==> flow/design.v <==
`timescale 1ns/1ps
package nn_pkg;
 localparam int K_SIZE = 3;
 localparam int PROD_W = 17;
 localparam int ACC_CONV_W = PROD_W + $clog2(K_SIZE*K_SIZE);
 localparam int RES_W = ACC_CONV_W + 1;
 localparam int W_W = 8;
 localparam int ACC_FC_W = 40;
 localparam int SHIFT_NORM = 6;
endpackage
`timescale 1ns/1ps
module window_gen_3x3_flat #(
 parameter int IMG_W = 8,
 parameter int IMG_H = 8
)(
 input logic clk,
 input logic rst,
 input logic in_valid,
 input logic signed [8:0] in_pixel,
 output logic win_valid,
 output logic [80:0] win_flat,  
 output logic [$clog2(IMG_W)-1:0] out_x,
 output logic [$clog2(IMG_H)-1:0] out_y
);
 logic signed [8:0] line1 [0:IMG_W-1];
 logic signed [8:0] line2 [0:IMG_W-1];
 logic signed [8:0] s0[0:2], s1[0:2], s2[0:2];
 int unsigned x, y;
 integer k;
 task automatic put9(input int idx, input logic signed [8:0] val);
 begin
 win_flat[idx*9 +: 9] <= val;
 end
 endtask
 always_ff @(posedge clk) begin
 if (rst) begin
 x <= 0; y <= 0;
 win_valid <= 0;
 out_x <= '0; out_y <= '0;
 win_flat <= '0;
 for (k = 0; k < IMG_W; k = k + 1) begin
 line1[k] <= '0;
 line2[k] <= '0;
 end
 for (k = 0; k < 3; k = k + 1) begin
 s0[k] <= '0; s1[k] <= '0; s2[k] <= '0;
 end
 end else begin
 win_valid <= 0;
 if (in_valid) begin
 s0[0] <= s0[1]; s0[1] <= s0[2]; s0[2] <= line2[x];
 s1[0] <= s1[1]; s1[1] <= s1[2]; s1[2] <= line1[x];
 s2[0] <= s2[1]; s2[1] <= s2[2]; s2[2] <= in_pixel;
 line2[x] <= line1[x];
 line1[x] <= in_pixel;
 if (y >= 2 && x >= 2) begin
 put9(0, s0[1]); put9(1, s0[2]); put9(2, line2[x]);
 put9(3, s1[1]); put9(4, s1[2]); put9(5, line1[x]);
 put9(6, s2[1]); put9(7, s2[2]); put9(8, in_pixel);
 win_valid <= 1;
 out_x <= x - 2;
 out_y <= y - 2;
 end
 if (x == IMG_W-1) begin
 x <= 0;
 if (y != IMG_H-1) y <= y + 1;
 else y <= 0;
 end else begin
 x <= x + 1;
 end
 end
 end
 end
endmodule
`timescale 1ns/1ps
import nn_pkg::*;
module nn_block_flat #(
 parameter int SHIFT_NORM = nn_pkg::SHIFT_NORM
)(
 input logic clk,
 input logic rst,
 input logic [80:0] win_flat,
 input logic signed [7:0] k00, k01, k02,
 input logic signed [7:0] k10, k11, k12,
 input logic signed [7:0] k20, k21, k22,
 input logic signed [7:0] bias,
 input logic signed [7:0] scale,
 input logic signed [7:0] offset,
 input logic signed [W_W-1:0] w0,
 input logic signed [W_W-1:0] w1,
 input logic signed [W_W-1:0] w2,
 output logic signed [RES_W-1:0] conv_result,
 output logic signed [RES_W-1:0] norm_result,
 output logic signed [ACC_FC_W-1:0] acc0,
 output logic signed [ACC_FC_W-1:0] acc1,
 output logic signed [ACC_FC_W-1:0] acc2
);
 function automatic logic signed [8:0] pix(input int idx);
 begin
 pix = $signed(win_flat[idx*9 +: 9]);
 end
 endfunction
 integer signed sum_temp;
 integer signed sum_next;
 always_comb begin
 sum_temp =
 pix(0)*k00 + pix(1)*k01 + pix(2)*k02 +
 pix(3)*k10 + pix(4)*k11 + pix(5)*k12 +
 pix(6)*k20 + pix(7)*k21 + pix(8)*k22;
 sum_next = (sum_temp <<< 1) + $signed(bias);
 end
 logic signed [RES_W-1:0] conv_reg;
 always_ff @(posedge clk) begin
 if (rst) conv_reg <= '0;
 else conv_reg <= sum_next[RES_W-1:0];
 end
 always_ff @(posedge clk) begin
 if (rst) conv_result <= '0;
 else conv_result <= conv_reg;
 end
 localparam int PROD_W = RES_W + 8;
 logic signed [PROD_W-1:0] prod;
 integer signed prod_shifted;
 integer signed sum_off;
 integer signed norm_next;
 always_comb begin
 prod = $signed(conv_reg) * $signed(scale);
 if (SHIFT_NORM > 0) prod_shifted = $signed(prod) >>> SHIFT_NORM;
 else if (SHIFT_NORM < 0) prod_shifted = $signed(prod) <<< (-SHIFT_NORM);
 else prod_shifted = $signed(prod);
 sum_off = prod_shifted + $signed(offset);
 norm_next = (sum_off < 0) ? 0 : sum_off;
 end
 always_ff @(posedge clk) begin
 if (rst) norm_result <= '0;
 else norm_result <= norm_next[RES_W-1:0];
 end
 always_comb begin
 acc0 = $signed(norm_result) * $signed(w0);
 acc1 = $signed(norm_result) * $signed(w1);
 acc2 = $signed(norm_result) * $signed(w2);
 end
endmodule
`timescale 1ns/1ps
import nn_pkg::*;
module nn_image_top #(
 parameter int IMG_W = 8,
 parameter int IMG_H = 8
)(
 input logic clk,
 input logic rst,
 input logic in_valid,
 input logic signed [8:0] in_pixel,
 input logic signed [7:0] k00, k01, k02,
 input logic signed [7:0] k10, k11, k12,
 input logic signed [7:0] k20, k21, k22,
 input logic signed [7:0] bias,
 input logic signed [7:0] scale,
 input logic signed [7:0] offset,
 input logic signed [W_W-1:0] w0,
 input logic signed [W_W-1:0] w1,
 input logic signed [W_W-1:0] w2,
 output logic out_valid,
 output logic signed [RES_W-1:0] conv_result,
 output logic signed [RES_W-1:0] norm_result,
 output logic signed [ACC_FC_W-1:0] acc0,
 output logic signed [ACC_FC_W-1:0] acc1,
 output logic signed [ACC_FC_W-1:0] acc2,
 output logic [$clog2(IMG_W)-1:0] out_x,
 output logic [$clog2(IMG_H)-1:0] out_y
);
 logic win_valid;
 logic [80:0] win_flat;  
 logic [$clog2(IMG_W)-1:0] win_x;
 logic [$clog2(IMG_H)-1:0] win_y;
 window_gen_3x3_flat #(
 .IMG_W(IMG_W),
 .IMG_H(IMG_H)
 ) u_win (
 .clk (clk),
 .rst (rst),
 .in_valid (in_valid),
 .in_pixel (in_pixel),
 .win_valid(win_valid),
 .win_flat (win_flat),
 .out_x (win_x),
 .out_y (win_y)
 );
 nn_block_flat #(
 .SHIFT_NORM(SHIFT_NORM)
 ) u_core (
 .clk (clk),
 .rst (rst),
 .win_flat (win_flat),
 .k00(k00), .k01(k01), .k02(k02),
 .k10(k10), .k11(k11), .k12(k12),
 .k20(k20), .k21(k21), .k22(k22),
 .bias (bias),
 .scale (scale),
 .offset (offset),
 .w0(w0),
 .w1(w1),
 .w2(w2),
 .conv_result(conv_result),
 .norm_result(norm_result),
 .acc0(acc0),
 .acc1(acc1),
 .acc2(acc2)
 );
 logic [1:0] vpipe;
 logic [$clog2(IMG_W)-1:0] x_pipe0, x_pipe1;
 logic [$clog2(IMG_H)-1:0] y_pipe0, y_pipe1;
 always_ff @(posedge clk) begin
 if (rst) begin
 vpipe <= 2'b00;
 x_pipe0 <= '0; x_pipe1 <= '0;
 y_pipe0 <= '0; y_pipe1 <= '0;
 end else begin
 vpipe <= {vpipe[0], win_valid};
 if (win_valid) begin
 x_pipe0 <= win_x;
 y_pipe0 <= win_y;
 end
 x_pipe1 <= x_pipe0;
 y_pipe1 <= y_pipe0;
 end
 end
 assign out_valid = vpipe[1];
 assign out_x = x_pipe1;
 assign out_y = y_pipe1;
endmodule
make LEC_CHECK=0 CAP_MARGIN=30 CORE_MARGIN=2 CORE_UTILIZATION=72 MAX_ROUTING_LAYER=met4 SLEW_MARGIN=20 finish   # period 8.99 ns
run.sh (not shown) runs the stock make flow with config.mk's settings and CLKGATE_MAP_FILE=.
The first run finished but failed the layout checks on setup timing.
Change:
--- a/flow/config.mk
+++ b/flow/config.mk
@@ -8 +8 @@
-export CAP_MARGIN = 30
+export CAP_MARGIN = 20
@@ -10,0 +11,2 @@
+export CTS_CLUSTER_SIZE = 41
+export HOLD_SLACK_MARGIN = -0.08
@@ -11,0 +14,2 @@
+export PLACE_DENSITY_LB_ADDON = 0.0
+export SETUP_SLACK_MARGIN = 2.3
@@ -12,0 +17 @@
+export TNS_END_PERCENT = 40
==> flow/constraint.sdc (replaced) <==
create_clock -name core_clock -period 8.65 [get_ports {clk}]
set_input_delay 1.7300 -clock core_clock [delete_from_list [all_inputs] [get_ports {clk}]]
set_output_delay 1.7300 -clock core_clock [all_outputs]
set_load 0.01 [all_outputs]
The changed run finished but failed the layout checks on setup timing.
Wire length came out higher by 4.8%.
Core utilization came out higher by 2.4 points.
Cell area came out higher by 2.8%.
Setup slack got worse by 0.23 ns.
Register-to-register slack got worse by 0.38 ns.
Global-route usage came out higher by 0.94 points.
Via count came out higher by 2.5%.
Synthesized area does not change.
Change:
==> flow/config.mk (replaced) <==
export PLATFORM = sky130hd
export DESIGN_NAME = nn_image_top
export DESIGN_NICKNAME = nn_image_top
export VERILOG_FILES = /design/flow/design.v
export SDC_FILE = /design/flow/constraint.sdc
export NUM_CORES = 4
export LEC_CHECK = 0
export CAP_MARGIN = 20
export CORE_MARGIN = 2
export CORE_UTILIZATION = 40
export CTS_CLUSTER_SIZE = 40
export GPL_TIMING_DRIVEN = 0
export HOLD_SLACK_MARGIN = -0.07
export SLEW_MARGIN = 20
==> flow/constraint.sdc (replaced) <==
create_clock -name core_clock -period 12.0 [get_ports {clk}]
set_input_delay 2.4000 -clock core_clock [delete_from_list [all_inputs] [get_ports {clk}]]
set_output_delay 2.4000 -clock core_clock [all_outputs]
set_load 0.01 [all_outputs]
After rerunning: Now the flow passed the timing, design-rule and antenna checks. Synthesized cell count is unchanged. Sequential share of layout area goes up by 1.3 points. Die size rises by well over a third. Global-route usage went down by 21 points. Non-clock buffer count drops by 771. Register-to-register slack gains 2.8 ns. Sequential cell count is unchanged. Setup slack gains 1.4 ns.
Change:
--- a/flow/config.mk
+++ b/flow/config.mk
@@ -9,3 +9,3 @@
-export CORE_MARGIN = 2
-export CORE_UTILIZATION = 40
-export CTS_CLUSTER_SIZE = 40
+export CORE_MARGIN = 7
+export CORE_UTILIZATION = 28
+export GPL_ROUTABILITY_DRIVEN = 1
@@ -13,2 +13,5 @@
-export HOLD_SLACK_MARGIN = -0.07
-export SLEW_MARGIN = 20
+export HOLD_SLACK_MARGIN = 0.22
+export MAX_ROUTING_LAYER = met4
+export MIN_ROUTING_LAYER = met1
+export SETUP_SLACK_MARGIN = 0.34
+export SLEW_MARGIN = 25
Result: Count of clock-buffer cells in the layout goes up by 3; worst hold slack degrades by 0.0062 ns; via count goes up by 1.3%; synthesized cell count is unchanged; die size goes up by 48%; area after synthesis is unchanged.
